## flow/config.mk

```make
export PLATFORM = sky130hd
export DESIGN_NAME = top
export DESIGN_NICKNAME = top
export VERILOG_FILES = /design/flow/design.v
export SDC_FILE = /design/flow/constraint.sdc
export NUM_CORES = 4
export LEC_CHECK = 0
export ABC_AREA = 1
export CAP_MARGIN = 20
export CELL_PAD_IN_SITES_DETAIL_PLACEMENT = 2
export CORE_MARGIN = 2
export CORE_UTILIZATION = 45
export CTS_CLUSTER_SIZE = 81
export HOLD_SLACK_MARGIN = 0.27
export SETUP_SLACK_MARGIN = 1.69
export SLEW_MARGIN = 20
```

## flow/constraint.sdc

```tcl
create_clock -name core_clock -period 10.0 [get_ports {clk}]
set_input_delay 2.0000 -clock core_clock [delete_from_list [all_inputs] [get_ports {clk}]]
set_output_delay 2.0000 -clock core_clock [all_outputs]
set_load 0.01 [all_outputs]
```

## flow/design.v

```verilog
module ws2812b(
    input logic clk, 
    input logic rst,
    input logic serial_in, 
    input logic transmit, 
    output logic ws2812b_out, 
    output logic shift
);
    localparam IDLE = 1'b0;
    localparam TRANSMITTING = 1'b1;
    localparam T0_CYCLE_COUNT = 4'd5;
    localparam T1_CYCLE_COUNT = 4'd10;
    localparam MAX_CYCLE_COUNT = 4'd15;
    logic state;
    logic [3:0] cycle_count;
    logic bit_being_sent;
    always_ff @(posedge clk) begin
        if (rst) begin
            state <= IDLE;
            cycle_count <= 4'd0;
            bit_being_sent <= 1'b0;
        end
        else begin
        unique case (state)
            IDLE:
                if (transmit == 1'b1) begin
                    state <= TRANSMITTING;
                    cycle_count <= 4'd0;
                    bit_being_sent <= serial_in;
                end
            TRANSMITTING:
                if (transmit == 1'b0) begin
                    state <= IDLE;
                end
                else if (cycle_count == MAX_CYCLE_COUNT - 1) begin
                    cycle_count <= 4'd0;
                    bit_being_sent <= serial_in;
                end
                else begin
                    cycle_count <= cycle_count + 1;
                end
        endcase
        end
    end
    always_comb begin
        if (state == TRANSMITTING)
            if (bit_being_sent == 1'b0)
                ws2812b_out = (cycle_count < T0_CYCLE_COUNT);
            else
                ws2812b_out = (cycle_count < T1_CYCLE_COUNT);
        else
            ws2812b_out = 1'b0;
    end
    assign shift = (state == TRANSMITTING) && (cycle_count == 4'd0);
endmodule
module controller (
    input logic clk, 
    input logic rst,
    output logic load_sreg, 
    output logic transmit_pixel, 
    output logic [5:0] pixel, 
    output logic [4:0] frame
);
    localparam TRANSMIT_FRAME       = 1'b0;
    localparam IDLE                 = 1'b1;
    localparam [2:0] READ_CH_VALS   = 3'b001;
    localparam [2:0] LOAD_SREG      = 3'b010;
    localparam [2:0] TRANSMIT_PIXEL = 3'b100;
    localparam [8:0] TRANSMIT_CYCLES    = 9'd360;        
    localparam [19:0] IDLE_CYCLES       = 20'd2000;      
    logic state;
    logic next_state;
    logic [2:0] transmit_phase;
    logic [2:0] next_transmit_phase;
    logic [5:0] pixel_counter;
    logic [4:0] frame_counter;
    logic [8:0] transmit_counter;
    logic [19:0] idle_counter;
    logic transmit_pixel_done;
    logic idle_done;
    assign transmit_pixel_done = (transmit_counter == TRANSMIT_CYCLES - 1);
    assign idle_done = (idle_counter == IDLE_CYCLES - 1);
    always_ff @(posedge clk) begin
        if (rst) begin
            state <= TRANSMIT_FRAME;
            transmit_phase <= READ_CH_VALS;
        end
        else begin
            state <= next_state;
            transmit_phase <= next_transmit_phase;
        end
    end
    always_comb begin
        next_state = 1'bx;
        unique case (state)
            TRANSMIT_FRAME:
                if ((pixel_counter == 6'd63) && (transmit_pixel_done))
                    next_state = IDLE;
                else
                    next_state = TRANSMIT_FRAME;
            IDLE:
                if (idle_done)
                    next_state = TRANSMIT_FRAME;
                else
                    next_state = IDLE;
        endcase
    end
    always_comb begin
        next_transmit_phase = READ_CH_VALS;
        if (state == TRANSMIT_FRAME) begin
            case (transmit_phase)
                READ_CH_VALS:
                    next_transmit_phase = LOAD_SREG;
                LOAD_SREG:
                    next_transmit_phase = TRANSMIT_PIXEL;
                TRANSMIT_PIXEL:
                    next_transmit_phase = transmit_pixel_done ? READ_CH_VALS : TRANSMIT_PIXEL;
            endcase
        end
    end
    always_ff @(posedge clk) begin
        if (rst) begin
            pixel_counter <= 6'd0;
        end
        else if ((state == TRANSMIT_FRAME) && transmit_pixel_done) begin
            pixel_counter <= pixel_counter + 1;
        end
    end
    always_ff @(posedge clk) begin
        if (rst) begin
            frame_counter <= 5'd0;
        end
        else if (idle_done) begin
            frame_counter <= frame_counter + 1;
        end
    end
    always_ff @(posedge clk) begin
        if (rst) begin
            transmit_counter <= 9'd0;
        end
        else if (transmit_phase == TRANSMIT_PIXEL) begin
            transmit_counter <= transmit_counter + 1;
        end
        else begin
            transmit_counter <= 9'd0;
        end
    end
    always_ff @(posedge clk) begin
        if (rst) begin
            idle_counter <= 20'd0;
        end
        else if (state == IDLE) begin
            idle_counter <= idle_counter + 1;
        end
        else begin
            idle_counter <= 20'd0;
        end
    end
    assign pixel = pixel_counter;
    assign frame = frame_counter;
    assign load_sreg = (transmit_phase == LOAD_SREG);
    assign transmit_pixel = (transmit_phase == TRANSMIT_PIXEL);
endmodule
module game_of_life #(
    parameter [63:0] INIT_GRID = 64'hFFFF_FFFF_FFFF_FFFF
)(
    input  logic clk,
    input  logic rst,
    input  logic tick,          
    input  logic load,          
    input  logic load_bit,
    output logic [63:0] grid_out
);
    logic [63:0] grid;
    logic [63:0] next_grid;
    logic [63:0] north, south, east, west;
    logic [63:0] ne, nw, se, sw;
    logic [3:0] neighbors [63:0];
    integer i;
    always_comb begin
        for (i = 0; i < 64; i = i + 1) begin
            north[i] = grid[(((i / 8) + 1) % 8) * 8 + (i % 8)];
            south[i] = grid[(((i / 8) + 7) % 8) * 8 + (i % 8)];
            east[i]  = grid[(i / 8) * 8 + ((i % 8) + 1) % 8];
            west[i]  = grid[(i / 8) * 8 + ((i % 8) + 7) % 8];
            ne[i]    = grid[(((i / 8) + 1) % 8) * 8 + ((i % 8) + 1) % 8];
            nw[i]    = grid[(((i / 8) + 1) % 8) * 8 + ((i % 8) + 7) % 8];
            se[i]    = grid[(((i / 8) + 7) % 8) * 8 + ((i % 8) + 1) % 8];
            sw[i]    = grid[(((i / 8) + 7) % 8) * 8 + ((i % 8) + 7) % 8];
        end
        for (i = 0; i < 64; i = i + 1) begin
            neighbors[i] = north[i] + south[i] + east[i] + west[i] +
                           ne[i] + nw[i] + se[i] + sw[i];
        end
        for (i = 0; i < 64; i = i + 1) begin
            if (grid[i])
                next_grid[i] = (neighbors[i] == 2 || neighbors[i] == 3);
            else
                next_grid[i] = (neighbors[i] == 3);
        end
    end
    always_ff @(posedge clk) begin
        if (rst)
            grid <= INIT_GRID;
        else if (load)
            grid <= {load_bit, grid[63:1]};
        else if (tick)
            grid <= next_grid;
    end
    assign grid_out = grid;
endmodule
module top (
    input  logic clk,
    input  logic rst,
    input  logic load,
    input  logic [2:0] load_rgb,
    output logic _48b
);
    logic [5:0] pixel;
    logic load_sreg, transmit_pixel, shift;
    logic ws_out;
    logic [7:0] red_data, green_data, blue_data;
    logic [23:0] shift_reg;
    logic [23:0] div_counter;
    logic tick;
    always_ff @(posedge clk) begin
        if (rst) begin
            div_counter <= 0;
            tick <= 1'b0;
        end else if (div_counter == 24'd29_999) begin  
            div_counter <= 0;
            tick <= 1'b1;
        end else begin
            div_counter <= div_counter + 1;
            tick <= 1'b0;
        end
    end
    logic [63:0] red_grid, green_grid, blue_grid;
    localparam [63:0] RED_INIT   = 64'b11100000_00000000_00000000_00000000_00000000_00000000_00000000_00000000;  
    localparam [63:0] GREEN_INIT = 64'b00000000_00011100_00000000_00000000_00000000_00000000_00000000_00000000;  
    localparam [63:0] BLUE_INIT  = 64'b00000000_00000000_00000111_00000000_00000000_00000000_00000000_00000000;  
    game_of_life #(.INIT_GRID(RED_INIT))   u_red_gol   (.clk(clk), .rst(rst), .tick(tick), .load(load), .load_bit(load_rgb[2]), .grid_out(red_grid));
    game_of_life #(.INIT_GRID(GREEN_INIT)) u_green_gol (.clk(clk), .rst(rst), .tick(tick), .load(load), .load_bit(load_rgb[1]), .grid_out(green_grid));
    game_of_life #(.INIT_GRID(BLUE_INIT))  u_blue_gol  (.clk(clk), .rst(rst), .tick(tick), .load(load), .load_bit(load_rgb[0]), .grid_out(blue_grid));
    always_comb begin
        red_data   = {8{red_grid[pixel]}};
        green_data = {8{green_grid[pixel]}};
        blue_data  = {8{blue_grid[pixel]}};
    end
    controller u_ctrl (
        .clk(clk),
        .rst(rst),
        .load_sreg(load_sreg),
        .transmit_pixel(transmit_pixel),
        .pixel(pixel),
        .frame()
    );
    ws2812b u_ws (
        .clk(clk),
        .rst(rst),
        .serial_in(shift_reg[23]),
        .transmit(transmit_pixel),
        .ws2812b_out(ws_out),
        .shift(shift)
    );
    always_ff @(posedge clk) begin
        if (load_sreg)
            shift_reg <= {green_data, red_data, blue_data};  
        else if (shift)
            shift_reg <= {shift_reg[22:0], 1'b0};
    end
    assign _48b = ws_out;
endmodule
```

## flow/run.sh

```bash
#!/bin/bash
# the make line also repeats each setting of config.mk as NAME=value (left out here)
make -C /OpenROAD-flow-scripts/flow DESIGN_CONFIG=/design/flow/config.mk WORK_HOME=/design/flow/orfs CLKGATE_MAP_FILE= finish
```

==> flow_summary.toml, run 1 <==
# synthesis and place-and-route metrics
[yosys]
xor_area_share_pct = 0.320
ys_sh_adder_pct = 48.6
synth_area_per_cell_sq_um = 8.21
synth-async-reset-ratio_pct = 0
synth_seq_share_pct = 12.8
syn_inst = 5674
yosys.area_share.simple_pct = 12.1
tally_of_unique_sky130hd_cells_used_after_synthesis = 45
floorplan.nets = 7028
edf_count = 24
netlist.top_cell.by_area = "fa_1"
synth-area-yosys_sq_mm = 0.0466
post_synth_main_area_contributors = "fa_1, ha_1, inv_1"
synth.cellmix.compoundShare_pct = 12.2
synth.yosys.warnings = 9
synth.yosys.num_cells = 5674
dominantRegCellSynth = "dfxtp_1"
post-synth-top-count-cell = "inv_1"
ys_top_logic_family = "adder cells"
top_area_share_pct = 33.0
netlist_area_sq_mm = 0.0466
muxShareOfSynthArea_pct = 0
yosys-top-cells-count = "inv_1, nand2_1, fa_1, ha_1, o21ai_0"
synth-seq-cells = 286

[worst_setup_path]
worstPathCellList = "inv_1 > fa_1 > inv_1 > fa_1 > inv_1 > fa_1 > a211oi_1 > o21ai_0 > a21oi_1"
critical_path.startpoint = "u_green_gol.grid[58]"
critical_path_depth = 9
critical_path_data_required_time_ns = 10.54
cp_class = "reg2reg"
worstRegToRegCells = 9
rr_startpoint = "u_green_gol.grid[58]"
timing.reg2reg.setup_slack_ns = 4.46
crit_path_top_delay_cell = "fa_1"
worst_setup_path_endpoint = "u_green_gol.grid[57]"
timing.critical_path.slowest_cell_delay_ns = 0.88
worst_r2r_endpoint = "u_green_gol.grid[57]"
cp-start-kind = "flop"
cp.buffers_inverters = 3
crit_path_end_kind = "flop"
worst_ep_arrival_time_ns = 6.09
path_max_fanout = 8
worst_path_dominant_cell_family = "adder cells"

[floorplan]
design.portCount = 7
floorplanUtilization_pct = 45.2
die-area_sq_mm = 0.106
fp.dieW_um = 326
die.size.y_um = 326
num_rows = 118
design.core.area_sq_mm = 0.103

[placement]
io_buffer_count = 6
dp_hpwl_mm = 180
place_congestion = 0.863

[timing]
relative_slew_slack_pct = 20.4
skew_ns = 0.0281
pin_slew_with_the_least_headroom_to_its_limit_ns = 1.19
final_period_minus_worst_setup_slack_ns = 5.54
fin_tns_setup_ns = 0
hold_viol_final = 0
setup_repair_after_global_routing_missed_its_margin = "false"
timing.hold.ws_ns = 0.469
timing.final.max_slew_violations = 0
fmax_ghz = 0.180
min_period_over_period_pct = 55.4
number_of_setup_violations_in_the_final_report = 0

[layout]
fillCellCount = 11482
finish.net_count = 6947
postLayoutCoreUtil_pct = 47.9
area.sequential_sq_mm = 0.00598
final-comb-area_sq_mm = 0.0341
flow.area_growth_from_synthesis_pct = 5.94

[worst_hold_path]
min_path_cells = 2
worst_hold_startpoint = "u_ctrl.transmit_phase[0]"
worst_hold_path.endpoint = "u_ctrl.transmit_phase[2]"
hold_path.class = "reg2reg"

[clock_tree]
cts_made_buffers = 44
clk_latency_ns = 0.70
post_cts_resize_count = 0
cts_root_cell = "clkbuf_16"
max-clock-path-buffers = 3
cts_setup_buffers = 0
clock-sinks = 286
tritoncts = "yes"
clk_pin_slew_worst_paths_ns = 0.07
htree_num_levels = 2
cts_hold_buf = 0

[detailed_routing]
drt_first_iter_violations = 6203
detailroute.via_count = 48599
wl_per_cell_um = 40.7
detailedRoute.firstPassIterationCount = 9
antenna_violating_nets_left = 0
drc = 0
vias_per_cell = 6.92
postRouteWirelength_mm = 286

[job]
max_cap_violations = 0
warnings = 30

[global_route]
grt_start_max_net_pins = 186
grt_antenna_before_repair = 23
grt-ovfl-total = 0
first_global_vias = 56607
grt_pass1_wl_mm = 417
grtUsageTotal_pct = 54.6

[status]
outcome = "timing/DRC/antenna clean"
[layer usage]
layer	GRT usage (%)	vias to the layer above	wire length, um
li1	-	17498	-
met1	55.3	24020	92800
met2	81.5	4546	125000
met3	26.0	2507	32900
met4	53.2	28	35000
met5	4.04	-	590
[per-stage QoR]
step / cell area (sq um) / worst slack, ns / std cells
finish: 49400 / 4.46 / 7025
global route: 49300 / 4.46 / 7011
CTS: 49300 / 5.27 / 7006
detailed placement: 47800 / 5.40 / 6925
global placement: 47800 / 5.79 / 6925
floorplan: 46600 / 6.39 / 5674
[cell type report]
type	instances	share of cell area (%)
clock buffers	56	2.41
well taps	1380	3.50
diodes	17	0.0862
multi-input cells	3695	69.2
flip-flops and latches	286	12.1
clock inverters	25	0.540
repair buffers	23	0.403
inverters	1543	11.8
==> run 2: changes to the inputs <==
Settings changed: ABC_AREA 1 to 0, CELL_PAD_IN_SITES_DETAIL_PLACEMENT 2 to unset, CORE_UTILIZATION 45 to 54, CTS_CLUSTER_DIAMETER set to 20, CTS_CLUSTER_SIZE 81 to 50, GPL_ROUTABILITY_DRIVEN set to 0, HOLD_SLACK_MARGIN 0.27 to unset, MAX_ROUTING_LAYER set to met4, SETUP_SLACK_MARGIN 1.69 to -0.06.
Clock period 10.0 ns to 2.65 ns, I/O delays scaled along.
==> flow_summary.toml, run 2 <==
# synthesis and place-and-route metrics
[floorplan]
floorplanUtilization_pct = 54.3
fp.dieW_um = 296
die.size.y_um = 296
num_rows = 107
die-area_sq_mm = 0.0876
design.portCount = 7
design.core.area_sq_mm = 0.0847

[worst_setup_path]
timing.critical_path.slowest_cell_delay_ns = 0.49
worst_path_dominant_cell_family = "adder cells"
crit_path_end_kind = "flop"
cp.buffers_inverters = 4
worstRegToRegCells = 13
path_max_fanout = 5
timing.reg2reg.setup_slack_ns = -0.50
cp-start-kind = "flop"
worst_r2r_endpoint = "u_blue_gol.grid[41]"
rr_startpoint = "u_blue_gol.grid[49]"
critical_path.startpoint = "u_blue_gol.grid[49]"
worst_ep_arrival_time_ns = 3.78
crit_path_top_delay_cell = "fa_1"
worst_setup_path_endpoint = "u_blue_gol.grid[41]"
critical_path_data_required_time_ns = 3.27
cp_class = "reg2reg"
critical_path_depth = 13
worstPathCellList = "buf_4 > ha_1 > inv_1 > fa_1 > fa_1 > inv_1 > fa_2 > inv_2 > fa_2 > a2111oi_4 > a21oi_2 > o21ai_1 > a221o_1"

[layout]
fin_cells = 7069
postLayoutCoreUtil_pct = 72.2
finish.net_count = 7138
flow.area_growth_from_synthesis_pct = 32.9
fillCellCount = 6339
final_cell_area_sq_mm = 0.0612

[job]
max_cap_violations = 0
warnings = 30

[timing]
hold_viol_final = 0
final_period_minus_worst_setup_slack_ns = 3.15
pin_slew_with_the_least_headroom_to_its_limit_ns = 0.767
setup_repair_after_global_routing_missed_its_margin = "true"
relative_slew_slack_pct = 48.9
min_period_over_period_pct = 119
fin_tns_setup_ns = -64.64
timing.final.max_slew_violations = 0
fmax_ghz = 0.317
number_of_setup_violations_in_the_final_report = 193
timing.hold.ws_ns = 0.105
post-route-worst-setup-slack_ns = -0.503
skew_ns = 0.0468

[yosys]
edf_count = 24
muxShareOfSynthArea_pct = 4.09
synth.yosys.warnings = 9
ys_top_logic_family = "adder cells"
tally_of_unique_sky130hd_cells_used_after_synthesis = 60
syn_inst = 5122
netlist.top_cell.by_area = "fa_1"
synth-seq-cells = 286
netlist_area_sq_mm = 0.0460
xor_area_share_pct = 0.894
post-synth-top-count-cell = "inv_1"
ys_sh_adder_pct = 49.2
synth.cellmix.compoundShare_pct = 11.3
yosys-top-cells-count = "inv_1, fa_1, nor2_1, ha_1, dfxtp_1"
synth-area-yosys_sq_mm = 0.0460
synth_area_per_cell_sq_um = 8.99
floorplan.nets = 6476
synth-async-reset-ratio_pct = 0
synth_seq_share_pct = 13.0
yosys.area_share.simple_pct = 9.18
top_area_share_pct = 33.4
synth.yosys.num_cells = 5122
dominantRegCellSynth = "dfxtp_1"
post_synth_main_area_contributors = "fa_1, ha_1, dfxtp_1"

[global_route]
grt_antenna_before_repair = 2
grt-ovfl-total = 0
grtUsageTotal_pct = 33.8
grt_start_max_net_pins = 68
first_global_vias = 39892
grt_pass1_wl_mm = 219

[clock_tree]
clock-sinks = 286
cts_root_cell = "clkbuf_16"
htree_num_levels = 4
cts_made_buffers = 168
max-clock-path-buffers = 3
clk_pin_slew_worst_paths_ns = 0.04
clk_latency_ns = 0.77
tritoncts = "yes"

[detailed_routing]
detailedRoute.firstPassIterationCount = 5
top_signal_layer_used = "met4"
postRouteWirelength_mm = 140
vias_per_cell = 5.42
antenna_violating_nets_left = 0
drt_first_iter_violations = 2115
wl_per_cell_um = 19.8
routed_wire_length_on_met3_mm = 8.27
detailroute.via_count = 38309
drt-met1-wl_mm = 59.3
dr_wl_met2_mm = 67.5
drc = 0

[worst_hold_path]
worst_hold_path.endpoint = "u_green_gol.grid[35]"
worst_hold_startpoint = "rst"
hold_path.class = "in2reg"
min_path_cells = 2

[placement]
io_buffer_count = 6
dp_hpwl_mm = 107
place_area_sq_mm = 0.0527
dp.cells = 6647
place_ws_ns = -0.474

[status]
outcome = "finished with violations"
so_faults = "negative setup slack"
-- run 2: layout make-up --
cell class / instances / area, sq um / share of cell area, %
diodes: 2 / 5.00 / 0.00818
inverters: 1357 / 5190 / 8.48
clock inverters: 31 / 509 / 0.833
repair buffers: 635 / 5480 / 8.96
multi-input cells: 3336 / 37100 / 60.6
well taps: 1144 / 1430 / 2.34
clock buffers: 278 / 4860 / 7.94
flip-flops and latches: 286 / 6630 / 10.8
-- run 2: timing repair --
| action | CTS | global route |
|---|---|---|
| pin swaps | 120 | 241 |
| hold buffers | 0 | 0 |
| gates resized | 382 | 301 |
| buffers inserted | 66 | 45 |
| setup endpoints to repair | 193 | 193 |
-- run 2: layer usage --
metal / GRT usage (%) / vias up
met4: 12.3 / 0
met2: 54.4 / 1057
met5: - / -
met3: 5.62 / 325
li1: - / 17695
met1: 43.0 / 19232
==> run 3: changes to the inputs <==
Settings changed: CAP_MARGIN 20 to 0, CORE_UTILIZATION 54 to 72, CTS_CLUSTER_DIAMETER 20 to 364, CTS_CLUSTER_SIZE 50 to 19, MAX_ROUTING_LAYER met4 to unset, PLACE_DENSITY set to 0.4, SETUP_SLACK_MARGIN -0.06 to 0.35.
Clock period 2.65 ns to 3.32 ns, I/O delays scaled along.
==> flow_summary.toml, run 3 <==
# synthesis and place-and-route metrics
[worst_setup_path]
worstRegToRegCells = 13
crit_path_end_kind = "flop"
critical_path_data_required_time_ns = 3.84
worst_setup_path_endpoint = "u_red_gol.grid[37]"
critical_path_depth = 13
worst_path_dominant_cell_family = "adder cells"
cp-start-kind = "flop"
crit_path_top_delay_cell = "fa_1"
timing.reg2reg.setup_slack_ns = -0.08
worst_ep_arrival_time_ns = 3.92
timing.critical_path.slowest_cell_delay_ns = 0.55
cp_class = "reg2reg"
rr_startpoint = "u_red_gol.grid[29]"
worstPathCellList = "ha_1 > inv_1 > fa_1 > fa_1 > inv_1 > fa_2 > inv_2 > fa_2 > a211oi_2 > mux2i_1 > o21ai_1 > a22oi_1 > nor2_1"
cp.buffers_inverters = 3
critical_path.startpoint = "u_red_gol.grid[29]"
path_max_fanout = 7
worst_r2r_endpoint = "u_red_gol.grid[37]"

[clock_tree]
clk_latency_ns = 0.59
cts_root_cell = "clkbuf_16"
cts_made_buffers = 19
cts_hold_buf = 0
htree_num_levels = 1
clk_pin_slew_worst_paths_ns = 0.11
clock-sinks = 286
tritoncts = "yes"
max-clock-path-buffers = 3

[yosys]
netlist.top_cell.by_area = "fa_1"
synth_area_per_cell_sq_um = 8.99
muxShareOfSynthArea_pct = 4.09
synth-area-yosys_sq_mm = 0.0460
yosys.area_share.simple_pct = 9.18
synth.yosys.num_cells = 5122
top_area_share_pct = 33.4
synth_seq_share_pct = 13.0
netlist_area_sq_mm = 0.0460
ys_sh_adder_pct = 49.2
synth.cellmix.compoundShare_pct = 11.3
floorplan.nets = 6476
synth-async-reset-ratio_pct = 0
syn_inst = 5122
post-synth-top-count-cell = "inv_1"
yosys-top-cells-count = "inv_1, fa_1, nor2_1, ha_1, dfxtp_1"
ys_top_logic_family = "adder cells"
tally_of_unique_sky130hd_cells_used_after_synthesis = 60
synth-seq-cells = 286
dominantRegCellSynth = "dfxtp_1"
xor_area_share_pct = 0.894
edf_count = 24
post_synth_main_area_contributors = "fa_1, ha_1, dfxtp_1"
synth.yosys.warnings = 9

[layout]
postLayoutCoreUtil_pct = 84.6
finish.net_count = 6871
fillCellCount = 3679
flow.area_growth_from_synthesis_pct = 15.9

[timing]
relative_slew_slack_pct = 41.0
post-route-worst-setup-slack_ns = -0.0849
pin_slew_with_the_least_headroom_to_its_limit_ns = 0.885
final_period_minus_worst_setup_slack_ns = 3.40
fmax_ghz = 0.294
number_of_setup_violations_in_the_final_report = 3
timing.hold.ws_ns = 0.402
setup_repair_after_global_routing_missed_its_margin = "true"
hold_viol_final = 0
skew_ns = 0.0624
min_period_over_period_pct = 103
timing.final.max_slew_violations = 0

[detailed_routing]
antenna-diode-count = 0
drc = 0
wl_per_cell_um = 20.8
postRouteWirelength_mm = 133
drt_first_iter_violations = 3379
detailedRoute.firstPassIterationCount = 6
antenna_violating_nets_left = 0
detailroute.via_count = 38330
vias_per_cell = 6.02

[job]
max_cap_violations = 0
warnings = 33

[status]
so_faults = "negative setup slack"
outcome = "finished with violations"

[worst_hold_path]
worst_hold_startpoint = "rst"
hold_path.class = "in2reg"
min_path_cells = 2
worst_hold_path.endpoint = "u_red_gol.grid[56]"

[global_route]
grtUsageTotal_pct = 39.3
grt_antenna_before_repair = 1
grt-ovfl-total = 0
grt_pass1_wl_mm = 204
grt_start_max_net_pins = 131
first_global_vias = 39169

[floorplan]
design.core.area_sq_mm = 0.0631
design.portCount = 7
num_rows = 92
die.size.y_um = 257
die-area_sq_mm = 0.0660
floorplanUtilization_pct = 73.0
fp.dieW_um = 257

[placement]
io_buffer_count = 6
dp_hpwl_mm = 96.9
place_ws_ns = -0.00634
## run 3: timing repair
| action | 4_1_cts | 5_1_grt |
|---|---|---|
| setup buffers | 107 | 89 |
| pin swaps | 50 | 173 |
| gates resized | 390 | 471 |
| gates cloned | 0 | 0 |
| setup endpoints to repair | 199 | 215 |
## run 3: layout make-up
class                           count  area (sq um)  share of cell area (%)
Multi-Input combinational cell   3336         35700                    66.9
Clock inverter                      2          28.8                  0.0539
Sequential cell                   286          6590                    12.4
Inverter                         1357          5210                    9.77
Clock buffer                       25           498                   0.933
Tap cell                          846          1060                    1.98
Timing Repair Buffer              517          4270                    8.01
## run 3: layer usage
| metal | vias to the layer above | GRT usage (%) | wire length, um |
|---|---|---|---|
| met5 | - | 0 | 0 |
| met3 | 565 | 6.48 | 11900 |
| li1 | 16995 | - | - |
| met2 | 1860 | 64.3 | 62400 |
| met1 | 18910 | 51.4 | 50300 |
| met4 | 0 | 18.9 | 8090 |
## run 3: per-stage QoR
| stage | cells | setup TNS, ns | instance area (sq um) |
|---|---|---|---|
| after floorplan | 5122 | 0 | 46100 |
| after global placement | 6146 | 0 | 49200 |
| after detailed placement | 6146 | -0.00634 | 49200 |
| after CTS | 6280 | 0 | 51400 |
| after global routing | 6369 | -0.808 | 53300 |
| final | 6369 | -0.131 | 53300 |
==> run 4: changes to the inputs <==
Settings changed: ABC_AREA 0 to 1, CAP_MARGIN 0 to 20, CTS_CLUSTER_DIAMETER 364 to unset, CTS_CLUSTER_SIZE 19 to unset, GPL_ROUTABILITY_DRIVEN 0 to unset, PLACE_DENSITY 0.4 to unset, SETUP_SLACK_MARGIN 0.35 to 0.03.
Clock period 3.32 ns to 2.75 ns, I/O delays scaled along.
==> flow_summary.toml, run 4 <==
# synthesis and place-and-route metrics
[worst_setup_path]
crit_path_end_kind = "flop"
worst_setup_path_endpoint = "u_red_gol.grid[53]"
worstRegToRegCells = 13
cp_class = "reg2reg"
cp.buffers_inverters = 4
cp-start-kind = "flop"
worst_ep_arrival_time_ns = 3.91
critical_path_data_required_time_ns = 3.26
critical_path_depth = 13
path_max_fanout = 4
rr_startpoint = "u_red_gol.grid[44]"
worst_path_dominant_cell_family = "adder cells"
crit_top_cell = "fa_1"
crit_path_top_delay_cell = "fa_1"
critical_path.startpoint = "u_red_gol.grid[44]"
timing.critical_path.slowest_cell_delay_ns = 0.51
worstPathCellList = "buf_6 > clkinvlp_4 > fa_1 > fa_1 > inv_2 > fa_2 > inv_2 > fa_1 > a21oi_1 > o21ai_1 > nand2_1 > a21oi_1 > a211oi_2"
worst_r2r_endpoint = "u_red_gol.grid[53]"
timing.reg2reg.setup_slack_ns = -0.65

[detailed_routing]
wl_per_cell_um = 19.8
vias_per_cell = 5.90
postRouteWirelength_mm = 140
antenna_violating_nets_left = 0
drc = 0
detailedRoute.firstPassIterationCount = 6
detailroute.via_count = 41797
drt_first_iter_violations = 3621

[timing]
setup_repair_after_global_routing_missed_its_margin = "true"
relative_slew_slack_pct = 48.8
hold_viol_final = 0
fin_tns_setup_ns = -62.20
final_period_minus_worst_setup_slack_ns = 3.40
fmax_ghz = 0.294
skew_ns = 0.0210
timing.final.max_slew_violations = 0
min_period_over_period_pct = 124
pin_slew_with_the_least_headroom_to_its_limit_ns = 0.769
number_of_setup_violations_in_the_final_report = 192
post-route-worst-setup-slack_ns = -0.649

[job]
warnings = 35
max_cap_violations = 0

[yosys]
yosys.area_share.simple_pct = 12.1
ys_sh_adder_pct = 48.6
xor_area_share_pct = 0.320
post_synth_main_area_contributors = "fa_1, ha_1, inv_1"
synth.cellmix.compoundShare_pct = 12.2
synth_area_per_cell_sq_um = 8.21
floorplan.nets = 7028
yosys-top-cells-count = "inv_1, nand2_1, fa_1, ha_1, o21ai_0"
top_area_share_pct = 33.0
synth-async-reset-ratio_pct = 0
synth.yosys.warnings = 9
muxShareOfSynthArea_pct = 0
synth-seq-cells = 286
synth.yosys.num_cells = 5674
netlist_area_sq_mm = 0.0466
netlist.top_cell.by_area = "fa_1"
dominantRegCellSynth = "dfxtp_1"
edf_count = 24
synth_seq_share_pct = 12.8
tally_of_unique_sky130hd_cells_used_after_synthesis = 45
post-synth-top-count-cell = "inv_1"
synth-area-yosys_sq_mm = 0.0466
syn_inst = 5674
ys_top_logic_family = "adder cells"

[clock_tree]
tritoncts = "yes"
max-clock-path-buffers = 3
cts_root_cell = "clkbuf_16"
clk_pin_slew_worst_paths_ns = 0.06
clock-sinks = 286
cts_hold_buf = 0
htree_num_levels = 2
clk_latency_ns = 0.61
cts_made_buffers = 40

[worst_hold_path]
worst_hold_startpoint = "rst"
worst_hold_path.endpoint = "tick"
hold_path.class = "in2reg"
min_path_cells = 2

[global_route]
grt-ovfl-total = 0
grtUsageTotal_pct = 41.6
first_global_vias = 43821
grt_antenna_before_repair = 1
grt_pass1_wl_mm = 220
grt_start_max_net_pins = 131

[layout]
postLayoutCoreUtil_pct = 88.3
fillCellCount = 3287
flow.area_growth_from_synthesis_pct = 21.7
finish.net_count = 7551

[floorplan]
floorplanUtilization_pct = 72.5
die-area_sq_mm = 0.0668
fp.dieW_um = 258
design.portCount = 7
num_rows = 93
design.core.area_sq_mm = 0.0642
die.size.y_um = 258

[placement]
dp_hpwl_mm = 102
io_buffer_count = 6
place_congestion = 0.946

[status]
so_faults = "negative setup slack"
outcome = "finished with violations"
==> run 4: cell type report <==
type	instances	area [sq um]	area share, %
Antenna cell	1	2.50	0.00441
Clock buffer	53	1080	1.90
Clock inverter	20	183	0.322
Inverter	1543	5920	10.4
Multi-Input combinational cell	3695	36600	64.5
Sequential cell	286	6540	11.5
Tap cell	855	1070	1.89
Timing Repair Buffer	631	5320	9.38
==> run 4: stage by stage <==
stage | std cells | area [sq um] | worst slack [ns] | hold WS (ns)
floorplan | 5674 | 48200 | -0.495 | 0.394
global placement | 6936 | 53300 | -0.382 | 0.399
detailed placement | 6936 | 53300 | -0.469 | 0.419
CTS | 7061 | 55700 | -0.466 | 0.286
global route | 7084 | 56700 | -0.711 | 0.306
finish | 7084 | 56700 | -0.649 | 0.312
==> run 4: metal layers <==
metal  vias up  GRT usage [%]  wire length, um
met5         -              0                0
met1     20273           52.8            52400
met2      2159           70.0            67600
met3       621           6.95            12800
met4         0           19.4             7440
li1      18744              -                -
==> run 4: what timing repair did <==
| item | CTS | global route |
|---|---|---|
| pin swaps | 193 | 157 |
| gates resized | 358 | 236 |
| buffers inserted | 52 | 22 |
| setup endpoints to repair | 192 | 193 |
==> run 5: changes to the inputs <==
Settings changed: CELL_PAD_IN_SITES_DETAIL_PLACEMENT set to 2, CELL_PAD_IN_SITES_GLOBAL_PLACEMENT set to 1, CORE_ASPECT_RATIO set to 0.64, CORE_MARGIN 2 to 6, CORE_UTILIZATION 72 to 34, CTS_CLUSTER_SIZE set to 81, GPL_ROUTABILITY_DRIVEN set to 0, HOLD_SLACK_MARGIN set to 0.27, MAX_ROUTING_LAYER set to met4, PLACE_DENSITY_LB_ADDON set to 0.24, SETUP_SLACK_MARGIN 0.03 to -0.25, SLEW_MARGIN 20 to 0.
Clock period 2.75 ns to 10.0 ns, I/O delays scaled along.
==> flow_summary.toml, run 5 <==
# synthesis and place-and-route metrics
[floorplan]
fp.dieW_um = 475
die-area_sq_mm = 0.146
die.size.y_um = 308
design.core.area_sq_mm = 0.136
num_rows = 108
design.portCount = 7
floorplanUtilization_pct = 34.3

[clock_tree]
cts_hold_buf = 0
post_cts_resize_count = 0
cts_made_buffers = 41
clock-sinks = 286
max-clock-path-buffers = 3
htree_num_levels = 2
clk_latency_ns = 0.62
cts_setup_buffers = 0
clk_pin_slew_worst_paths_ns = 0.06
cts_root_cell = "clkbuf_16"
tritoncts = "yes"

[layout]
finish.net_count = 6955
final_cell_area_sq_mm = 0.0498
final-comb-area_sq_mm = 0.0341
flow.area_growth_from_synthesis_pct = 6.87
fin_cells = 7448
fillCellCount = 15498
area.sequential_sq_mm = 0.00597

[job]
max_cap_violations = 0
warnings = 28

[worst_setup_path]
timing.reg2reg.setup_slack_ns = 6.08
worst_setup_path_endpoint = "u_blue_gol.grid[27]"
cp.buffers_inverters = 4
worst_path_dominant_cell_family = "buffers and inverters"
worstPathCellList = "buf_6 > inv_8 > buf_4 > buf_4 > o21ai_0 > a21oi_1"
path_max_fanout = 115
critical_path_depth = 6
worst_r2r_endpoint = "u_green_gol.grid[15]"
rr_startpoint = "u_green_gol.grid[7]"
timing.critical_path.slowest_cell_delay_ns = 0.87
worstRegToRegCells = 14
critical_path.startpoint = "load"
crit_path_end_kind = "flop"
cp-start-kind = "input port"
critical_path_data_required_time_ns = 10.52
crit_path_top_delay_cell = "buf_4"
worst_ep_arrival_time_ns = 5.02
crit_top_cell = "buf_4"
cp_class = "in2reg"

[detailed_routing]
vias_per_cell = 5.22
detailroute.via_count = 38853
drc = 0
postRouteWirelength_mm = 167
detailedRoute.firstPassIterationCount = 5
antenna_violating_nets_left = 0
wl_per_cell_um = 22.4
drt_first_iter_violations = 1840

[yosys]
dominantRegCellSynth = "dfxtp_1"
synth.cellmix.compoundShare_pct = 12.2
tally_of_unique_sky130hd_cells_used_after_synthesis = 45
syn_inst = 5674
synth-async-reset-ratio_pct = 0
synth-area-yosys_sq_mm = 0.0466
xor_area_share_pct = 0.320
synth_seq_share_pct = 12.8
post-synth-top-count-cell = "inv_1"
edf_count = 24
synth-seq-cells = 286
synth_area_per_cell_sq_um = 8.21
muxShareOfSynthArea_pct = 0
post_synth_main_area_contributors = "fa_1, ha_1, inv_1"
floorplan.nets = 7028
synth.yosys.warnings = 9
ys_top_logic_family = "adder cells"
yosys.area_share.simple_pct = 12.1
ys_sh_adder_pct = 48.6
netlist.top_cell.by_area = "fa_1"
top_area_share_pct = 33.0
yosys-top-cells-count = "inv_1, nand2_1, fa_1, ha_1, o21ai_0"
synth.yosys.num_cells = 5674
netlist_area_sq_mm = 0.0466

[timing]
number_of_setup_violations_in_the_final_report = 0
hold_viol_final = 0
timing.hold.ws_ns = 0.425
pin_slew_with_the_least_headroom_to_its_limit_ns = 1.15
relative_slew_slack_pct = 23.3
final_period_minus_worst_setup_slack_ns = 4.50
fin_tns_setup_ns = 0
min_period_over_period_pct = 45.0
skew_ns = 0.0208
timing.final.max_slew_violations = 0
fmax_ghz = 0.222
setup_repair_after_global_routing_missed_its_margin = "false"

[global_route]
grt_start_max_net_pins = 116
grt_pass1_wl_mm = 262
grtUsageTotal_pct = 23.7
first_global_vias = 44982
grt-ovfl-total = 0
grt_antenna_before_repair = 3

[worst_hold_path]
hold_path.class = "reg2reg"
worst_hold_startpoint = "u_ctrl.transmit_phase[0]"
worst_hold_path.endpoint = "u_ctrl.transmit_phase[2]"
min_path_cells = 2

[placement]
dp.cells = 7372
dp_hpwl_mm = 130
place_area_sq_mm = 0.0485
io_buffer_count = 6

[status]
outcome = "timing/DRC/antenna clean"
run 5: cell type report:
cell class	count	area share [%]
Antenna cell	2	0.0101
Clock buffer	57	2.32
Clock inverter	16	0.317
Inverter	1543	11.7
Multi-Input combinational cell	3695	68.6
Sequential cell	286	12.0
Tap cell	1815	4.56
Timing Repair Buffer	34	0.565
run 5: metal layers:
layer	wire [um]	vias to the layer above	global-route usage (%)
li1	-	17477	-
met1	81100	20484	33.0
met2	74600	688	36.9
met3	8220	204	3.82
met4	3090	0	4.64
met5	0	-	-
run 5: stage by stage:
stage / utilization, % / worst slack (ns)
finish: 36.7 / 5.50
global route: 36.7 / 5.38
CTS: 36.7 / 5.57
detailed placement: 35.7 / 5.02
global placement: 35.7 / 5.12
floorplan: - / 6.39
==> run 6: changes to the inputs <==
Settings changed: ABC_AREA 1 to unset, CELL_PAD_IN_SITES_DETAIL_PLACEMENT 2 to unset, CELL_PAD_IN_SITES_GLOBAL_PLACEMENT 1 to unset, CORE_ASPECT_RATIO 0.64 to unset, CORE_MARGIN 6 to 2, CORE_UTILIZATION 34 to 45, CTS_CLUSTER_SIZE 81 to unset, GPL_ROUTABILITY_DRIVEN 0 to unset, HOLD_SLACK_MARGIN 0.27 to unset, MAX_ROUTING_LAYER met4 to unset, PLACE_DENSITY_LB_ADDON 0.24 to unset, SETUP_SLACK_MARGIN -0.25 to 0.56, SLEW_MARGIN 0 to 20.
Clock period 10.0 ns to 4.08 ns, I/O delays scaled along.
==> flow_summary.toml, run 6 <==
# synthesis and place-and-route metrics
[placement]
dp_hpwl_mm = 94.5
io_buffer_count = 6
place_area_sq_mm = 0.0483
place_congestion = 0.878

[worst_setup_path]
timing.reg2reg.setup_slack_ns = 0.72
critical_path_data_required_time_ns = 4.67
timing.critical_path.slowest_cell_delay_ns = 0.58
worst_setup_path_endpoint = "u_blue_gol.grid[41]"
crit_top_cell = "fa_1"
path_max_fanout = 6
crit_path_end_kind = "flop"
worstPathCellList = "ha_1 > inv_1 > fa_1 > fa_1 > inv_1 > fa_1 > inv_1 > fa_1 > a2111oi_0 > a21oi_1 > o21ai_0 > a221o_1"
cp.buffers_inverters = 3
worst_path_dominant_cell_family = "adder cells"
cp_class = "reg2reg"
crit_path_top_delay_cell = "dfxtp_1"
critical_path.startpoint = "u_blue_gol.grid[49]"
worst_r2r_endpoint = "u_blue_gol.grid[41]"
cp-start-kind = "flop"
critical_path_depth = 12
worst_ep_arrival_time_ns = 3.95
rr_startpoint = "u_blue_gol.grid[49]"
worstRegToRegCells = 12

[timing]
fmax_ghz = 0.298
timing.final.max_slew_violations = 0
skew_ns = 0.0484
min_period_over_period_pct = 82.4
hold_viol_final = 0
number_of_setup_violations_in_the_final_report = 0
fin_tns_setup_ns = 0
relative_slew_slack_pct = 24.6
final_period_minus_worst_setup_slack_ns = 3.36
setup_repair_after_global_routing_missed_its_margin = "true"
pin_slew_with_the_least_headroom_to_its_limit_ns = 1.13

[yosys]
synth_seq_share_pct = 13.0
top_area_share_pct = 33.4
synth-seq-cells = 286
syn_inst = 5122
synth.yosys.num_cells = 5122
synth-area-yosys_sq_mm = 0.0460
netlist.top_cell.by_area = "fa_1"
synth.yosys.warnings = 9
floorplan.nets = 6476
tally_of_unique_sky130hd_cells_used_after_synthesis = 60
ys_top_logic_family = "adder cells"
yosys.area_share.simple_pct = 9.18
ys_sh_adder_pct = 49.2
post-synth-top-count-cell = "inv_1"
muxShareOfSynthArea_pct = 4.09
post_synth_main_area_contributors = "fa_1, ha_1, dfxtp_1"
dominantRegCellSynth = "dfxtp_1"
synth.cellmix.compoundShare_pct = 11.3
xor_area_share_pct = 0.894
edf_count = 24
netlist_area_sq_mm = 0.0460
yosys-top-cells-count = "inv_1, fa_1, nor2_1, ha_1, dfxtp_1"
synth-async-reset-ratio_pct = 0
synth_area_per_cell_sq_um = 8.99

[floorplan]
floorplanUtilization_pct = 45.3
design.core.area_sq_mm = 0.102
design.portCount = 7
fp.dieW_um = 324
die-area_sq_mm = 0.105
die.size.y_um = 324
num_rows = 117

[worst_hold_path]
hold_path.class = "reg2reg"
min_path_cells = 1
worst_hold_startpoint = "u_ctrl.transmit_phase[0]"
worst_hold_path.endpoint = "u_ctrl.transmit_phase[2]"

[detailed_routing]
vias_per_cell = 5.27
drc = 0
antenna_violating_nets_left = 0
antenna-diode-count = 0
detailedRoute.firstPassIterationCount = 5
detailroute.via_count = 34861
wl_per_cell_um = 18.6
postRouteWirelength_mm = 123
drt_first_iter_violations = 2196

[clock_tree]
htree_num_levels = 2
cts_root_cell = "clkbuf_16"
cts_hold_buf = 0
clk_latency_ns = 0.64
max-clock-path-buffers = 3
tritoncts = "yes"
clk_pin_slew_worst_paths_ns = 0.06
cts_made_buffers = 44
clock-sinks = 286

[job]
max_cap_violations = 0
warnings = 29

[layout]
final_cell_area_sq_mm = 0.0504
finish.net_count = 6563
flow.area_growth_from_synthesis_pct = 9.44

[global_route]
grt_antenna_before_repair = 0
grt_start_max_net_pins = 104
first_global_vias = 34937
grt_pass1_wl_mm = 198
grt-ovfl-total = 0
grtUsageTotal_pct = 24.3

[status]
outcome = "timing/DRC/antenna clean"
-- run 6: routing by layer --
| metal | global-route usage [%] | vias up | share of wire (%) |
|---|---|---|---|
| li1 | - | 16396 | - |
| met1 | 34.1 | 17614 | 46 |
| met2 | 41.1 | 725 | 48 |
| met3 | 2.24 | 126 | 4.5 |
| met4 | 5.05 | 0 | 1.8 |
| met5 | 0 | - | 0 |
-- run 6: stage by stage --
stage               std cells  setup WS (ns)  hold WS (ns)  util (%)
CTS                      6560          0.565         0.435      49.0
detailed placement       6478          0.553         0.424      47.5
floorplan                5122          0.872         0.406         -
global route             6613          0.485         0.460      49.6
global placement         6478          0.555         0.429      47.5
finish                   6613          0.719         0.433      49.6
-- run 6: layout make-up --
| class | count | area [sq um] |
|---|---|---|
| timing repair buffer | 184 | 1540 |
| fill | 9692 | 51200 |
| tap | 1368 | 1710 |
| inverter | 1357 | 5170 |
| clock buffer | 59 | 1230 |
| clock inverter | 23 | 274 |
| sequential | 286 | 6070 |
| multi-input combinational | 3336 | 34400 |
-- run 6: repair_timing --
item                       CTS  global route
buffers inserted             0            53
setup endpoints to repair    1           130
resized                      1            98
==> run 7: changes to the inputs <==
Settings changed: CAP_MARGIN 20 to 0, CORE_UTILIZATION 45 to 70, CTS_CLUSTER_DIAMETER set to 346, PLACE_DENSITY set to 0.37, SETUP_SLACK_MARGIN 0.56 to 0.95.
Clock period 4.08 ns to 3.29 ns, I/O delays scaled along.
==> flow_summary.toml, run 7 <==
# synthesis and place-and-route metrics
[status]
outcome = "finished with violations"
so_faults = "negative setup slack"

[yosys]
floorplan.nets = 6476
post-synth-top-count-cell = "inv_1"
synth_seq_share_pct = 13.0
xor_area_share_pct = 0.894
post_synth_main_area_contributors = "fa_1, ha_1, dfxtp_1"
synth-area-yosys_sq_mm = 0.0460
top_area_share_pct = 33.4
ys_sh_adder_pct = 49.2
synth-async-reset-ratio_pct = 0
synth_area_per_cell_sq_um = 8.99
muxShareOfSynthArea_pct = 4.09
synth.cellmix.compoundShare_pct = 11.3
synth.yosys.warnings = 9
yosys.area_share.simple_pct = 9.18
dominantRegCellSynth = "dfxtp_1"
netlist_area_sq_mm = 0.0460
edf_count = 24
ys_top_logic_family = "adder cells"
synth.yosys.num_cells = 5122
tally_of_unique_sky130hd_cells_used_after_synthesis = 60
netlist.top_cell.by_area = "fa_1"
syn_inst = 5122
synth-seq-cells = 286
yosys-top-cells-count = "inv_1, fa_1, nor2_1, ha_1, dfxtp_1"

[floorplan]
floorplanUtilization_pct = 70.4
design.portCount = 7
fp.dieW_um = 260
num_rows = 94
design.core.area_sq_mm = 0.0654
die-area_sq_mm = 0.0678
die.size.y_um = 260

[timing]
min_period_over_period_pct = 102
timing.hold.ws_ns = 0.450
hold_viol_final = 0
number_of_setup_violations_in_the_final_report = 1
pin_slew_with_the_least_headroom_to_its_limit_ns = 0.762
post-route-worst-setup-slack_ns = -0.0664
fmax_ghz = 0.298
setup_repair_after_global_routing_missed_its_margin = "true"
relative_slew_slack_pct = 48.8
final_period_minus_worst_setup_slack_ns = 3.36
timing.final.max_slew_violations = 0
skew_ns = 0.0171

[worst_setup_path]
critical_path_depth = 14
worst_setup_path_endpoint = "u_red_gol.grid[42]"
cp-start-kind = "flop"
crit_path_top_delay_cell = "fa_1"
worstPathCellList = "buf_4 > ha_4 > inv_1 > fa_1 > fa_1 > inv_1 > fa_2 > inv_2 > fa_2 > a211oi_1 > mux2i_1 > o21ai_1 > a22oi_1 > nor2_1"
timing.reg2reg.setup_slack_ns = -0.07
critical_path.startpoint = "u_red_gol.grid[34]"
worstRegToRegCells = 14
path_max_fanout = 5
cp.buffers_inverters = 4
worst_r2r_endpoint = "u_red_gol.grid[42]"
rr_startpoint = "u_red_gol.grid[34]"
crit_path_end_kind = "flop"
worst_path_dominant_cell_family = "adder cells"
critical_path_data_required_time_ns = 3.82
cp_class = "reg2reg"
worst_ep_arrival_time_ns = 3.88
timing.critical_path.slowest_cell_delay_ns = 0.50

[layout]
fillCellCount = 3574
final-comb-area_sq_mm = 0.0368
flow.area_growth_from_synthesis_pct = 21.6
area.sequential_sq_mm = 0.00669
finish.net_count = 6935

[clock_tree]
max-clock-path-buffers = 3
cts_made_buffers = 41
tritoncts = "yes"
clock-sinks = 286
clk_pin_slew_worst_paths_ns = 0.06
htree_num_levels = 2
cts_root_cell = "clkbuf_16"
clk_latency_ns = 0.60

[worst_hold_path]
worst_hold_path.endpoint = "u_ctrl.transmit_phase[2]"
worst_hold_startpoint = "u_ctrl.transmit_phase[0]"
min_path_cells = 1
hold_path.class = "reg2reg"

[detailed_routing]
antenna_violating_nets_left = 0
detailroute.via_count = 39111
drt_first_iter_violations = 3891
wl_per_cell_um = 21.5
postRouteWirelength_mm = 139
detailedRoute.firstPassIterationCount = 6
drc = 0
vias_per_cell = 6.04

[placement]
place_congestion = 0.927
dp_hpwl_mm = 95.0
io_buffer_count = 6

[global_route]
grt-ovfl-total = 0
grtUsageTotal_pct = 40.3
first_global_vias = 39587
grt_pass1_wl_mm = 211
grt_start_max_net_pins = 78
grt_antenna_before_repair = 0

[job]
max_cap_violations = 0
warnings = 31
[run 7: layout make-up]
| type | instances | share of cell area, % |
|---|---|---|
| well taps | 864 | 1.93 |
| diodes | 1 | 0.00447 |
| multi-input cells | 3336 | 65.7 |
| flip-flops and latches | 286 | 11.9 |
| clock buffers | 63 | 2.22 |
| inverters | 1357 | 9.54 |
| clock inverters | 13 | 0.297 |
| repair buffers | 559 | 8.34 |
[run 7: per-stage QoR]
stage	setup slack, ns	utilization (%)	cell area (sq um)	TNS [ns]	cells
global placement	0.136	75.3	49200	0	5994
detailed placement	0.0914	75.3	49200	0	5994
global route	-0.153	85.6	56000	-0.262	6478
finish	-0.0664	85.6	56000	-0.0664	6479
CTS	0.207	83.1	54300	0	6367
floorplan	0.382	-	47400	0	5122
[run 7: what timing repair did]
action	CTS	global route
hold buffers	0	0
setup buffers	295	110
pin swaps	152	256
endpoints found under the setup margin	217	241
resized	400	236
cloned	2	1
[run 7: layer usage]
metal / up-vias / wire length (um) / global-route usage [%]
met3: 527 / 13000 / 7.07
li1: 17206 / - / -
met1: 19305 / 52000 / 52.2
met4: 0 / 7460 / 18.4
met5: - / 0 / 0
met2: 2073 / 66500 / 66.6
==> run 8: changes to the inputs <==
Settings changed: ABC_AREA set to 0, CAP_MARGIN 0 to 35, CORE_UTILIZATION 70 to 72, CTS_CLUSTER_DIAMETER 346 to 85, CTS_CLUSTER_SIZE set to 13, GPL_ROUTABILITY_DRIVEN set to 0, PLACE_DENSITY 0.37 to unset, PLACE_DENSITY_LB_ADDON set to 0.27, SETUP_SLACK_MARGIN 0.95 to 0.35, SLEW_MARGIN 20 to 35.
Clock period 3.29 ns to 3.54 ns, I/O delays scaled along.
==> flow_summary.toml, run 8 <==
# synthesis and place-and-route metrics
[worst_setup_path]
rr_startpoint = "u_red_gol.grid[3]"
cp_class = "reg2reg"
worstRegToRegCells = 14
worstPathCellList = "buf_6 > clkinvlp_4 > buf_4 > fa_1 > fa_1 > inv_1 > fa_2 > inv_1 > fa_2 > a211oi_2 > mux2i_1 > o21ai_1 > a22oi_1 > nor2_1"
crit_path_top_delay_cell = "fa_1"
timing.reg2reg.setup_slack_ns = -0.20
cp-start-kind = "flop"
critical_path.startpoint = "u_red_gol.grid[3]"
crit_path_end_kind = "flop"
worst_setup_path_endpoint = "u_red_gol.grid[60]"
worst_r2r_endpoint = "u_red_gol.grid[60]"
worst_ep_arrival_time_ns = 4.31
cp.buffers_inverters = 5
path_max_fanout = 3
critical_path_data_required_time_ns = 4.10
timing.critical_path.slowest_cell_delay_ns = 0.57
worst_path_dominant_cell_family = "adder cells"
critical_path_depth = 14

[placement]
place_area_sq_mm = 0.0484
dp_hpwl_mm = 95.3
io_buffer_count = 6

[yosys]
muxShareOfSynthArea_pct = 4.09
post-synth-top-count-cell = "inv_1"
synth-seq-cells = 286
tally_of_unique_sky130hd_cells_used_after_synthesis = 60
synth_seq_share_pct = 13.0
synth.yosys.num_cells = 5122
synth.yosys.warnings = 9
netlist.top_cell.by_area = "fa_1"
syn_inst = 5122
edf_count = 24
synth-async-reset-ratio_pct = 0
yosys.area_share.simple_pct = 9.18
post_synth_main_area_contributors = "fa_1, ha_1, dfxtp_1"
ys_top_logic_family = "adder cells"
netlist_area_sq_mm = 0.0460
yosys-top-cells-count = "inv_1, fa_1, nor2_1, ha_1, dfxtp_1"
floorplan.nets = 6476
xor_area_share_pct = 0.894
top_area_share_pct = 33.4
dominantRegCellSynth = "dfxtp_1"
synth-area-yosys_sq_mm = 0.0460
synth_area_per_cell_sq_um = 8.99
synth.cellmix.compoundShare_pct = 11.3
ys_sh_adder_pct = 49.2

[floorplan]
num_rows = 92
die-area_sq_mm = 0.0660
design.core.area_sq_mm = 0.0631
design.portCount = 7
fp.dieW_um = 257
die.size.y_um = 257
floorplanUtilization_pct = 73.0

[layout]
fillCellCount = 2914
area.sequential_sq_mm = 0.00657
final-comb-area_sq_mm = 0.0356
final_cell_area_sq_mm = 0.0537
flow.area_growth_from_synthesis_pct = 16.7
finish.net_count = 6851

[global_route]
grt_start_max_net_pins = 106
grt_antenna_before_repair = 3
grtUsageTotal_pct = 39.6
grt-ovfl-total = 0
grt_pass1_wl_mm = 206
first_global_vias = 40435

[worst_hold_path]
min_path_cells = 1
worst_hold_startpoint = "u_ctrl.transmit_phase[0]"
hold_path.class = "reg2reg"
worst_hold_path.endpoint = "u_ctrl.transmit_phase[2]"

[job]
max_cap_violations = 0
warnings = 31

[clock_tree]
cts_made_buffers = 35
cts_root_cell = "clkbuf_16"
clk_latency_ns = 0.64
max-clock-path-buffers = 3
tritoncts = "yes"
clk_pin_slew_worst_paths_ns = 0.08
clock-sinks = 286
htree_num_levels = 2

[timing]
min_period_over_period_pct = 106
final_period_minus_worst_setup_slack_ns = 3.74
fin_tns_setup_ns = -1.38
hold_viol_final = 0
pin_slew_with_the_least_headroom_to_its_limit_ns = 1.11
skew_ns = 0.0224
setup_repair_after_global_routing_missed_its_margin = "true"
fmax_ghz = 0.267
number_of_setup_violations_in_the_final_report = 12
relative_slew_slack_pct = 24.1
timing.final.max_slew_violations = 0
post-route-worst-setup-slack_ns = -0.205

[detailed_routing]
drc = 0
drt_first_iter_violations = 6261
postRouteWirelength_mm = 162
detailroute.via_count = 42833
vias_per_cell = 6.72
wl_per_cell_um = 25.4
antenna_violating_nets_left = 0
detailedRoute.firstPassIterationCount = 13

[status]
so_faults = "negative setup slack"
outcome = "finished with violations"
[run 8: area by class of cell]
cell class | count | area share, %
inverters | 1357 | 9.90
multi-input cells | 3336 | 66.3
clock inverters | 19 | 0.422
repair buffers | 481 | 7.43
flip-flops and latches | 286 | 12.2
clock buffers | 43 | 1.71
well taps | 846 | 1.97
diodes | 2 | 0.00932
[run 8: routing by layer]
layer | vias to the layer above | GRT usage [%] | part of all wire, %
met5 | - | 0 | 0.0068
met4 | 2 | 22.0 | 11
met3 | 1723 | 7.58 | 14
met2 | 3968 | 65.0 | 44
met1 | 20139 | 49.5 | 31
li1 | 17001 | - | -
[run 8: repair_timing]
action,4_1_cts,5_1_grt
buffers inserted,52,194
hold buffers,0,0
pin swaps,19,239
hold endpoints to repair,0,0
setup endpoints to repair,183,200
gates resized,239,704
[run 8: metrics by stage]
| stage | hold slack [ns] | std cells | setup slack [ns] | util [%] |
|---|---|---|---|---|
| 4_1_cts | 0.437 | 6173 | 0.213 | 80.0 |
| 2_1_floorplan | 0.406 | 5122 | 0.374 | - |
| 6_report | 0.440 | 6370 | -0.205 | 85.1 |
| 3_3_place_gp | 0.410 | 6059 | 0.235 | 76.7 |
| 3_5_place_dp | 0.421 | 6059 | -0.0916 | 76.7 |
| 5_1_grt | 0.461 | 6368 | -0.198 | 85.1 |
==> run 9: changes to the inputs <==
Settings changed: ABC_AREA 0 to 1, CAP_MARGIN 35 to 20, CELL_PAD_IN_SITES_DETAIL_PLACEMENT set to 2, CORE_UTILIZATION 72 to 40, CTS_CLUSTER_DIAMETER 85 to unset, CTS_CLUSTER_SIZE 13 to unset, GPL_TIMING_DRIVEN set to 1, MAX_ROUTING_LAYER set to met4, PLACE_DENSITY_LB_ADDON 0.27 to unset, SETUP_SLACK_MARGIN 0.35 to 0.87, SLEW_MARGIN 35 to 20, TNS_END_PERCENT set to 25.
Clock period 3.54 ns to 10.0 ns, I/O delays scaled along.
==> flow_summary.toml, run 9 <==
# synthesis and place-and-route metrics
[yosys]
top_area_share_pct = 33.0
post_synth_main_area_contributors = "fa_1, ha_1, inv_1"
netlist_area_sq_mm = 0.0466
syn_inst = 5674
synth.yosys.warnings = 9
synth_seq_share_pct = 12.8
synth.cellmix.compoundShare_pct = 12.2
muxShareOfSynthArea_pct = 0
synth-seq-cells = 286
dominantRegCellSynth = "dfxtp_1"
yosys-top-cells-count = "inv_1, nand2_1, fa_1, ha_1, o21ai_0"
ys_top_logic_family = "adder cells"
netlist.top_cell.by_area = "fa_1"
floorplan.nets = 7028
tally_of_unique_sky130hd_cells_used_after_synthesis = 45
edf_count = 24
synth-async-reset-ratio_pct = 0
xor_area_share_pct = 0.320
synth_area_per_cell_sq_um = 8.21
post-synth-top-count-cell = "inv_1"
yosys.area_share.simple_pct = 12.1
ys_sh_adder_pct = 48.6
synth.yosys.num_cells = 5674
synth-area-yosys_sq_mm = 0.0466

[clock_tree]
cts_root_cell = "clkbuf_16"
htree_num_levels = 2
clk_latency_ns = 0.75
max-clock-path-buffers = 3
cts_made_buffers = 44
tritoncts = "yes"
cts_hold_buf = 0
clock-sinks = 286
post_cts_resize_count = 0
cts_setup_buffers = 0
clk_pin_slew_worst_paths_ns = 0.06

[worst_setup_path]
critical_path.startpoint = "u_green_gol.grid[49]"
timing.reg2reg.setup_slack_ns = 3.80
critical_path_data_required_time_ns = 10.66
worstPathCellList = "inv_1 > fa_1 > inv_1 > ha_1 > inv_1 > fa_1 > a211oi_1 > nor2_1 > o21ai_0"
critical_path_depth = 9
crit_path_top_delay_cell = "a211oi_1"
worst_r2r_endpoint = "u_green_gol.grid[50]"
path_max_fanout = 8
worstRegToRegCells = 9
cp-start-kind = "flop"
cp_class = "reg2reg"
timing.critical_path.slowest_cell_delay_ns = 1.91
rr_startpoint = "u_green_gol.grid[49]"
crit_path_end_kind = "flop"
worst_ep_arrival_time_ns = 6.86
crit_top_cell = "inv_1"
cp.buffers_inverters = 3
worst_setup_path_endpoint = "u_green_gol.grid[50]"
worst_path_dominant_cell_family = "AND-OR/OR-AND gates"

[timing]
hold_viol_final = 0
number_of_setup_violations_in_the_final_report = 0
fin_tns_setup_ns = 0
pin_slew_with_the_least_headroom_to_its_limit_ns = 2.48
post-route-worst-setup-slack_ns = 3.80
skew_ns = 0.0687
relative_slew_slack_pct = -66.4
min_period_over_period_pct = 62.0
fmax_ghz = 0.161
timing.final.max_slew_violations = 2
final_period_minus_worst_setup_slack_ns = 6.20
setup_repair_after_global_routing_missed_its_margin = "false"

[worst_hold_path]
worst_hold_path.endpoint = "div_counter[0]"
hold_path.class = "reg2reg"
min_path_cells = 1
worst_hold_startpoint = "div_counter[0]"

[placement]
place_area_sq_mm = 0.0480
dp_hpwl_mm = 178
io_buffer_count = 6
place_ws_ns = 5.34

[detailed_routing]
detailedRoute.firstPassIterationCount = 9
wl_per_cell_um = 38.9
drt_first_iter_violations = 5476
antenna_violating_nets_left = 0
drc = 0
postRouteWirelength_mm = 281
detailroute.via_count = 47913
vias_per_cell = 6.65

[layout]
final_cell_area_sq_mm = 0.0496
flow.area_growth_from_synthesis_pct = 6.45
postLayoutCoreUtil_pct = 42.8
finish.net_count = 6944

[global_route]
first_global_vias = 55685
grtUsageTotal_pct = 48.2
grt_antenna_before_repair = 46
grt-ovfl-total = 0
grt_start_max_net_pins = 161
grt_pass1_wl_mm = 401

[job]
warnings = 32
max_cap_violations = 1

[floorplan]
design.portCount = 7
design.core.area_sq_mm = 0.116
fp.dieW_um = 345
num_rows = 125
die-area_sq_mm = 0.119
die.size.y_um = 345
floorplanUtilization_pct = 40.2

[status]
outcome = "finished with violations"
so_faults = "max-capacitance violations, max-slew violations"
-- run 9: per-stage QoR --
| step | cells | hold WS [ns] |
|---|---|---|
| 5_1_grt | 7210 | 0.491 |
| 2_1_floorplan | 5674 | 0.394 |
| 4_1_cts | 7146 | 0.460 |
| 3_5_place_dp | 7067 | 0.426 |
| 3_3_place_gp | 7067 | 0.424 |
| 6_report | 7210 | 0.462 |
-- run 9: metal layers --
layer | vias to the layer above | global-route usage (%) | share of wire (%)
li1 | 17569 | - | -
met1 | 23709 | 46.4 | 32
met2 | 4183 | 71.8 | 44
met3 | 2452 | 21.1 | 12
met4 | 0 | 46.6 | 13
met5 | - | - | 0
-- run 9: layout make-up --
cell class / count / area [sq um]
fill: 12807 / 66300
multi-input combinational: 3695 / 34100
sequential: 286 / 5980
inverter: 1543 / 5810
tap: 1524 / 1910
clock buffer: 61 / 1220
clock inverter: 18 / 204
timing repair buffer: 20 / 176
antenna: 63 / 158
